==> harbor <==
==> flow/design.v <==
`timescale 1ns / 1ps
module HalfAdder(
    input a,  
    input b,  
    output f,  
    output carryOut  
    );
    xor(f, a, b);
    and(carryOut, a, b);
endmodule
`timescale 1ns / 1ps
module FullAdder(
    input a,
    input b,
    input carryIn,
    output sum,
    output carryOut
    );
    wire ha1Sum, ha1CarryOut, ha2CarryOut;
    HalfAdder halfAdder1(a, b, ha1Sum, ha1CarryOut);
    HalfAdder halfAdder2(ha1Sum, carryIn, sum, ha2CarryOut);
    or(carryOut, ha1CarryOut, ha2CarryOut);
endmodule
`timescale 1ns / 1ps
module MultiAnd16(
    input [15:0] a,
    input b,
    output [15:0] c
    );
    and(c[0], a[0], b);
    and(c[1], a[1], b);
    and(c[2], a[2], b);
    and(c[3], a[3], b);
    and(c[4], a[4], b);
    and(c[5], a[5], b);
    and(c[6], a[6], b);
    and(c[7], a[7], b);
    and(c[8], a[8], b);
    and(c[9], a[9], b);
    and(c[10], a[10], b);
    and(c[11], a[11], b);
    and(c[12], a[12], b);
    and(c[13], a[13], b);
    and(c[14], a[14], b);
    and(c[15], a[15], b);
endmodule
`timescale 1ns / 1ps
module MultiAdd15(
    input [14:0] a,
    input [14:0] b,
    input [14:0] carryIn,
    output [14:0] sum,
    output [14:0] carryOut
    );
    FullAdder fa0(a[0], b[0], carryIn[0], sum[0], carryOut[0]);  
    FullAdder fa1(a[1], b[1], carryIn[1], sum[1], carryOut[1]);
    FullAdder fa2(a[2], b[2], carryIn[2], sum[2], carryOut[2]);
    FullAdder fa3(a[3], b[3], carryIn[3], sum[3], carryOut[3]);
    FullAdder fa4(a[4], b[4], carryIn[4], sum[4], carryOut[4]);
    FullAdder fa5(a[5], b[5], carryIn[5], sum[5], carryOut[5]);
    FullAdder fa6(a[6], b[6], carryIn[6], sum[6], carryOut[6]);
    FullAdder fa7(a[7], b[7], carryIn[7], sum[7], carryOut[7]);
    FullAdder fa8(a[8], b[8], carryIn[8], sum[8], carryOut[8]);
    FullAdder fa9(a[9], b[9], carryIn[9], sum[9], carryOut[9]);
    FullAdder fa10(a[10], b[10], carryIn[10], sum[10], carryOut[10]);
    FullAdder fa11(a[11], b[11], carryIn[11], sum[11], carryOut[11]);
    FullAdder fa12(a[12], b[12], carryIn[12], sum[12], carryOut[12]);
    FullAdder fa13(a[13], b[13], carryIn[13], sum[13], carryOut[13]);
    FullAdder fa14(a[14], b[14], carryIn[14], sum[14], carryOut[14]);
endmodule
`timescale 1ns / 1ps
module ArrayMultiplier(
    input [15:0] a,
    input [15:0] b,
    output [31:0] f
    );
    wire [15:0] tmpAnd [0:15];
    wire [14:0] tmpSum [0:14];
    wire [14:0] tmpCarry [0:15];
    MultiAnd16 and0(a, b[0], tmpAnd[0]);
    MultiAnd16 and1(a, b[1], tmpAnd[1]);
    MultiAnd16 and2(a, b[2], tmpAnd[2]);
    MultiAnd16 and3(a, b[3], tmpAnd[3]);
    MultiAnd16 and4(a, b[4], tmpAnd[4]);
    MultiAnd16 and5(a, b[5], tmpAnd[5]);
    MultiAnd16 and6(a, b[6], tmpAnd[6]);
    MultiAnd16 and7(a, b[7], tmpAnd[7]);
    MultiAnd16 and8(a, b[8], tmpAnd[8]);
    MultiAnd16 and9(a, b[9], tmpAnd[9]);
    MultiAnd16 and10(a, b[10], tmpAnd[10]);
    MultiAnd16 and11(a, b[11], tmpAnd[11]);
    MultiAnd16 and12(a, b[12], tmpAnd[12]);
    MultiAnd16 and13(a, b[13], tmpAnd[13]);
    MultiAnd16 and14(a, b[14], tmpAnd[14]);
    MultiAnd16 and15(a, b[15], tmpAnd[15]);
    MultiAdd15 add0(tmpAnd[0][15:1], tmpAnd[1][14:0], 15'd0, tmpSum[0], tmpCarry[0]);
    MultiAdd15 add1({tmpAnd[1][15], tmpSum[0][14:1]}, tmpAnd[2][14:0], tmpCarry[0], tmpSum[1], tmpCarry[1]);
    MultiAdd15 add2({tmpAnd[2][15], tmpSum[1][14:1]}, tmpAnd[3][14:0], tmpCarry[1], tmpSum[2], tmpCarry[2]);
    MultiAdd15 add3({tmpAnd[3][15], tmpSum[2][14:1]}, tmpAnd[4][14:0], tmpCarry[2], tmpSum[3], tmpCarry[3]);
    MultiAdd15 add4({tmpAnd[4][15], tmpSum[3][14:1]}, tmpAnd[5][14:0], tmpCarry[3], tmpSum[4], tmpCarry[4]);
    MultiAdd15 add5({tmpAnd[5][15], tmpSum[4][14:1]}, tmpAnd[6][14:0], tmpCarry[4], tmpSum[5], tmpCarry[5]);
    MultiAdd15 add6({tmpAnd[6][15], tmpSum[5][14:1]}, tmpAnd[7][14:0], tmpCarry[5], tmpSum[6], tmpCarry[6]);
    MultiAdd15 add7({tmpAnd[7][15], tmpSum[6][14:1]}, tmpAnd[8][14:0], tmpCarry[6], tmpSum[7], tmpCarry[7]);
    MultiAdd15 add8({tmpAnd[8][15], tmpSum[7][14:1]}, tmpAnd[9][14:0], tmpCarry[7], tmpSum[8], tmpCarry[8]);
    MultiAdd15 add9({tmpAnd[9][15], tmpSum[8][14:1]}, tmpAnd[10][14:0], tmpCarry[8], tmpSum[9], tmpCarry[9]);
    MultiAdd15 add10({tmpAnd[10][15], tmpSum[9][14:1]}, tmpAnd[11][14:0], tmpCarry[9], tmpSum[10], tmpCarry[10]);
    MultiAdd15 add11({tmpAnd[11][15], tmpSum[10][14:1]}, tmpAnd[12][14:0], tmpCarry[10], tmpSum[11], tmpCarry[11]);
    MultiAdd15 add12({tmpAnd[12][15], tmpSum[11][14:1]}, tmpAnd[13][14:0], tmpCarry[11], tmpSum[12], tmpCarry[12]);
    MultiAdd15 add13({tmpAnd[13][15], tmpSum[12][14:1]}, tmpAnd[14][14:0], tmpCarry[12], tmpSum[13], tmpCarry[13]);
    MultiAdd15 add14({tmpAnd[14][15], tmpSum[13][14:1]}, tmpAnd[15][14:0], tmpCarry[13], tmpSum[14], tmpCarry[14]);
    FullAdder add15(tmpSum[14][1], tmpCarry[14][0], 1'b0, f[16], tmpCarry[15][0]);
    FullAdder add16(tmpSum[14][2], tmpCarry[14][1], tmpCarry[15][0], f[17], tmpCarry[15][1]);
    FullAdder add17(tmpSum[14][3], tmpCarry[14][2], tmpCarry[15][1], f[18], tmpCarry[15][2]);
    FullAdder add18(tmpSum[14][4], tmpCarry[14][3], tmpCarry[15][2], f[19], tmpCarry[15][3]);
    FullAdder add19(tmpSum[14][5], tmpCarry[14][4], tmpCarry[15][3], f[20], tmpCarry[15][4]);
    FullAdder add20(tmpSum[14][6], tmpCarry[14][5], tmpCarry[15][4], f[21], tmpCarry[15][5]);
    FullAdder add21(tmpSum[14][7], tmpCarry[14][6], tmpCarry[15][5], f[22], tmpCarry[15][6]);
    FullAdder add22(tmpSum[14][8], tmpCarry[14][7], tmpCarry[15][6], f[23], tmpCarry[15][7]);
    FullAdder add23(tmpSum[14][9], tmpCarry[14][8], tmpCarry[15][7], f[24], tmpCarry[15][8]);
    FullAdder add24(tmpSum[14][10], tmpCarry[14][9], tmpCarry[15][8], f[25], tmpCarry[15][9]);
    FullAdder add25(tmpSum[14][11], tmpCarry[14][10], tmpCarry[15][9], f[26], tmpCarry[15][10]);
    FullAdder add26(tmpSum[14][12], tmpCarry[14][11], tmpCarry[15][10], f[27], tmpCarry[15][11]);
    FullAdder add27(tmpSum[14][13], tmpCarry[14][12], tmpCarry[15][11], f[28], tmpCarry[15][12]);
    FullAdder add28(tmpSum[14][14], tmpCarry[14][13], tmpCarry[15][12], f[29], tmpCarry[15][13]);
    FullAdder add29(tmpAnd[15][15], tmpCarry[14][14], tmpCarry[15][13], f[30], f[31]);
    assign f[0] = tmpAnd[0][0];
    assign f[1] = tmpSum[0][0];
    assign f[2] = tmpSum[1][0];
    assign f[3] = tmpSum[2][0];
    assign f[4] = tmpSum[3][0];
    assign f[5] = tmpSum[4][0];
    assign f[6] = tmpSum[5][0];
    assign f[7] = tmpSum[6][0];
    assign f[8] = tmpSum[7][0];
    assign f[9] = tmpSum[8][0];
    assign f[10] = tmpSum[9][0];
    assign f[11] = tmpSum[10][0];
    assign f[12] = tmpSum[11][0];
    assign f[13] = tmpSum[12][0];
    assign f[14] = tmpSum[13][0];
    assign f[15] = tmpSum[14][0];
endmodule
`timescale 1ns / 1ps
module RippleAdder8(
    input [7:0] a,
    input [7:0] b,
    input carryIn,
    output [7:0] sum,
    output carryOut
    );
    wire tmpCarry [0:6];
    FullAdder fa0(a[0], b[0], carryIn, sum[0], tmpCarry[0]);  
    FullAdder fa1(a[1], b[1], tmpCarry[0], sum[1], tmpCarry[1]);
    FullAdder fa2(a[2], b[2], tmpCarry[1], sum[2], tmpCarry[2]);
    FullAdder fa3(a[3], b[3], tmpCarry[2], sum[3], tmpCarry[3]);
    FullAdder fa4(a[4], b[4], tmpCarry[3], sum[4], tmpCarry[4]);
    FullAdder fa5(a[5], b[5], tmpCarry[4], sum[5], tmpCarry[5]);
    FullAdder fa6(a[6], b[6], tmpCarry[5], sum[6], tmpCarry[6]);
    FullAdder fa7(a[7], b[7], tmpCarry[6], sum[7], carryOut);  
endmodule
`timescale 1ns / 1ps
module Adder32(
    input [31:0] a,
    input [31:0] b,
    output [31:0] sum,
    output carryOut
    );
    wire tmpCarry [0:2];
    RippleAdder8 add0(a[7:0], b[7:0], 1'b0, sum[7:0], tmpCarry[0]);
    RippleAdder8 add1(a[15:8], b[15:8], tmpCarry[0], sum[15:8], tmpCarry[1]);
    RippleAdder8 add2(a[23:16], b[23:16], tmpCarry[1], sum[23:16], tmpCarry[2]);
    RippleAdder8 add3(a[31:24], b[31:24], tmpCarry[2], sum[31:24], carryOut);
endmodule
`timescale 1ns / 1ps
module MACRegister(
    input clk,
    input rst,
    input [1:0] opcode,
    input [15:0] a,
    input [15:0] b,
    output [31:0] dataOut
    );
    reg [31:0] register;
    assign dataOut = register;
    wire [31:0] product;
    wire [31:0] sum;
    ArrayMultiplier multiplier(a, b, product);
    Adder32 adder(register, product, sum);
    always @ (posedge clk) begin
        if (rst)
            register <= 32'd0;
        else case (opcode)
            2'd1:  
                register <= {a, b};
            2'd2:  
                register <= sum;
        endcase
    end
endmodule
==> flow/run.sh <==
#!/bin/bash
# the make line also repeats each setting of config.mk as NAME=value (left out here)
make -C /OpenROAD-flow-scripts/flow DESIGN_CONFIG=/design/flow/config.mk WORK_HOME=/design/flow/orfs CLKGATE_MAP_FILE= finish
==> flow/config.mk <==
export PLATFORM = sky130hd
export DESIGN_NAME = MACRegister
export DESIGN_NICKNAME = MACRegister
export VERILOG_FILES = /design/flow/design.v
export SDC_FILE = /design/flow/constraint.sdc
export NUM_CORES = 4
export LEC_CHECK = 0
export ABC_AREA = 0
export CAP_MARGIN = 35
export CELL_PAD_IN_SITES_GLOBAL_PLACEMENT = 0
export CORE_ASPECT_RATIO = 0.83
export CORE_MARGIN = 2
export CORE_UTILIZATION = 72
export CTS_CLUSTER_DIAMETER = 225
export CTS_CLUSTER_SIZE = 35
export PLACE_DENSITY = 0.41
export SETUP_SLACK_MARGIN = 2.56
export SLEW_MARGIN = 35
export TNS_END_PERCENT = 75
==> flow/constraint.sdc <==
create_clock -name core_clock -period 9.84 [get_ports {clk}]
set_input_delay 1.9680 -clock core_clock [delete_from_list [all_inputs] [get_ports {clk}]]
set_output_delay 1.9680 -clock core_clock [all_outputs]
set_load 0.01 [all_outputs]
==> onyx (differences from harbor) <==
==> flow/config.mk (replaced) <==
export PLATFORM = sky130hd
export DESIGN_NAME = MACRegister
export DESIGN_NICKNAME = MACRegister
export VERILOG_FILES = /design/flow/design.v
export SDC_FILE = /design/flow/constraint.sdc
export NUM_CORES = 4
export LEC_CHECK = 0
export CAP_MARGIN = 35
export CELL_PAD_IN_SITES_GLOBAL_PLACEMENT = 0
export CORE_ASPECT_RATIO = 0.83
export CORE_MARGIN = 2
export CORE_UTILIZATION = 72
export CTS_CLUSTER_DIAMETER = 225
export CTS_CLUSTER_SIZE = 88
export PLACE_DENSITY = 0.41
export SETUP_SLACK_MARGIN = 3.69
export SLEW_MARGIN = 35
export TNS_END_PERCENT = 75
==> flow/constraint.sdc (replaced) <==
create_clock -name core_clock -period 13.8 [get_ports {clk}]
set_input_delay 2.7600 -clock core_clock [delete_from_list [all_inputs] [get_ports {clk}]]
set_output_delay 2.7600 -clock core_clock [all_outputs]
set_load 0.01 [all_outputs]
==> willow (differences from harbor) <==
==> flow/config.mk (replaced) <==
export PLATFORM = sky130hd
export DESIGN_NAME = MACRegister
export DESIGN_NICKNAME = MACRegister
export VERILOG_FILES = /design/flow/design.v
export SDC_FILE = /design/flow/constraint.sdc
export NUM_CORES = 4
export LEC_CHECK = 0
export CAP_MARGIN = 20
export CORE_MARGIN = 2
export CORE_UTILIZATION = 65
export SETUP_SLACK_MARGIN = 1.0
export SLEW_MARGIN = 20
==> flow/constraint.sdc (replaced) <==
create_clock -name core_clock -period 19.2 [get_ports {clk}]
set_input_delay 3.8400 -clock core_clock [delete_from_list [all_inputs] [get_ports {clk}]]
set_output_delay 3.8400 -clock core_clock [all_outputs]
set_load 0.01 [all_outputs]
==> ember (differences from harbor) <==
==> flow/config.mk (replaced) <==
export PLATFORM = sky130hd
export DESIGN_NAME = MACRegister
export DESIGN_NICKNAME = MACRegister
export VERILOG_FILES = /design/flow/design.v
export SDC_FILE = /design/flow/constraint.sdc
export NUM_CORES = 4
export LEC_CHECK = 0
export ABC_AREA = 1
export CAP_MARGIN = 20
export CORE_MARGIN = 2
export CORE_UTILIZATION = 72
export CTS_CLUSTER_DIAMETER = 177
export CTS_CLUSTER_SIZE = 76
export HOLD_SLACK_MARGIN = 0.29
export PLACE_DENSITY = 0.35
export SETUP_SLACK_MARGIN = -0.59
export SLEW_MARGIN = 20
export TNS_END_PERCENT = 70
==> flow_summary.toml <==
# generated from flow reports
[status]
status = "complete, but fails checks"
failed_checks = "setup timing"

[global_route]
track_usage_pct = 32.8

[synth]
aoi_share_pct = 4.45
top_cell_area_share_pct = 55.4

[timing]
setup_viol = 17
worst_slack_ps = -5610
(the above is from harbor)
==> flow_summary.toml <==
# generated from flow reports
[timing]
setup_viol = 0

[global_route]
track_usage_pct = 25.2

[synth]
aoi_share_pct = 4.45
top_cell_area_share_pct = 55.4

[status]
status = "finished clean"
(the above is from willow)
==> flow_summary.toml <==
# generated from flow reports
[timing]
setup_viol = 8
worst_slack_ps = -2550

[global_route]
track_usage_pct = 30.9

[status]
status = "complete, but fails checks"
failed_checks = "setup timing"

[synth]
top_cell_area_share_pct = 55.4
(the above is from onyx)
==> flow_summary.toml <==
# generated from flow reports
[status]
status = "complete, but fails checks"
failed_checks = "setup timing"

[global_route]
track_usage_pct = 30.0

[clock_network]
h-tree-depth = 2

[timing]
setup_viol = 17
worst_slack_ps = -5560

[synth]
aoi_share_pct = 5.00
top_cell_area_share_pct = 53.0
synth.most_common_cell = "inv_1"
(the above is from ember)
